Design synchro, start of the top module:
module synchro(
	input i_clk,
	input i_rst,
	input i_write,
	input[7:0] i_char,
	output o_full,
	output o_check,
	output[14 - 1:0] o_deg
	);
==> flow/config.mk <==
export PLATFORM = sky130hd
export DESIGN_NAME = synchro
export DESIGN_NICKNAME = synchro
export VERILOG_FILES = /design/flow/design.v
export SDC_FILE = /design/flow/constraint.sdc
export NUM_CORES = 4
export LEC_CHECK = 0
export ABC_AREA = 0
export CAP_MARGIN = 15
export CELL_PAD_IN_SITES_GLOBAL_PLACEMENT = 0
export CORE_ASPECT_RATIO = 1.1
export CORE_MARGIN = 2
export CORE_UTILIZATION = 72
export CTS_CLUSTER_DIAMETER = 25
export CTS_CLUSTER_SIZE = 40
export GPL_TIMING_DRIVEN = 1
export MIN_ROUTING_LAYER = met1
export PLACE_DENSITY_LB_ADDON = 0.0
export SETUP_SLACK_MARGIN = 1.24
export SLEW_MARGIN = 0
export TNS_END_PERCENT = 5
==> flow/constraint.sdc <==
create_clock -name core_clock -period 4.82 [get_ports {i_clk}]
set_input_delay 0.9640 -clock core_clock [delete_from_list [all_inputs] [get_ports {i_clk}]]
set_output_delay 0.9640 -clock core_clock [all_outputs]
set_load 0.01 [all_outputs]
run.sh (not shown) runs the stock make flow with config.mk's settings and CLKGATE_MAP_FILE=.
The starting point produced a layout that fails on negative setup slack.
Then changed:
- ABC_AREA: 0 -> 1
- CAP_MARGIN: 15 -> 20
- CORE_ASPECT_RATIO: 1.1 -> 0.63
- CTS_CLUSTER_DIAMETER: 25 -> default
- CTS_CLUSTER_SIZE: 40 -> 37
- PLACE_DENSITY: default -> 0.65
- PLACE_DENSITY_LB_ADDON: 0.0 -> default
- SETUP_SLACK_MARGIN: 1.24 -> default
- SLEW_MARGIN: 0 -> 30
- clock period: 4.82 -> 10.2 ns (I/O delays scaled with it)
Effect: The changed run passed the timing, design-rule and antenna checks. Register-to-register slack improves by 5.3 ns. Total power fell by 67%. Sequential power fell by 54%. Via count rose by 1.4%. Synthesized cell count rose by 25%. Sequential share of layout area rose by 3.7 points. Clock skew fell by 0.034 ns. First-iteration DRC count rose by 4.9%.
Then changed:
- ABC_AREA: 1 -> 0
- CAP_MARGIN: 20 -> 40
- CELL_PAD_IN_SITES_GLOBAL_PLACEMENT: 0 -> 1
- CORE_MARGIN: 2 -> 9
- CORE_UTILIZATION: 72 -> 32
- CTS_CLUSTER_SIZE: 37 -> default
- PLACE_DENSITY: 0.65 -> default
- clock period: 10.2 -> 12.2 ns (I/O delays scaled with it)
The changed run finished with timing, DRC and antenna clean; critical path depth went up by 13; first-iteration DRC count went down by 60%; combinational power went down by about 10%; design area went up by 0.60%.
Then changed:
- ABC_AREA: 0 -> default
- CAP_MARGIN: 40 -> 20
- CELL_PAD_IN_SITES_GLOBAL_PLACEMENT: 1 -> default
- CORE_ASPECT_RATIO: 0.63 -> default
- CORE_MARGIN: 9 -> 2
- CORE_UTILIZATION: 32 -> 40
- GPL_TIMING_DRIVEN: 1 -> default
- MIN_ROUTING_LAYER: met1 -> default
- SLEW_MARGIN: 30 -> 20
- TNS_END_PERCENT: 5 -> default
- clock period: 12.2 -> 10.0 ns (I/O delays scaled with it)
The changed run finished clean.
Global-route usage went up by 3.6 points.
Cell count went down by about 7%.
Total power went up by about 20%.
Sequential power went up by about 22%.
Non-clock buffer count went down by 12.
Worst setup slack got worse by 1.8 ns.
Via count went down by 0.61%.
Wire length went down by 12%.
Then changed:
- ABC_AREA: default -> 1
- CORE_UTILIZATION: 40 -> 70
- CTS_CLUSTER_DIAMETER: default -> 256
- clock period: 10.0 -> 4.81 ns (I/O delays scaled with it)
=>
- With this change the flow completed, yet does not pass: negative setup slack
- hold slack is worse by 0.038 ns
- setup slack got worse by 4.7 ns
- clock-buffer cell count came out lower by 7
- critical path depth came out higher by 15
Then changed:
- ABC_AREA: 1 -> default
- CORE_UTILIZATION: 70 -> 67
- CTS_CLUSTER_DIAMETER: 256 -> default
What happened:
- The changed run completed and failed the layout checks on negative setup slack
- non-clock buffer count fell by 10
- cell area goes down by a few percent
- synthesized cell count drops by about a fifth
- die size climbs slightly
Power is estimated from default activity; no workload was simulated.
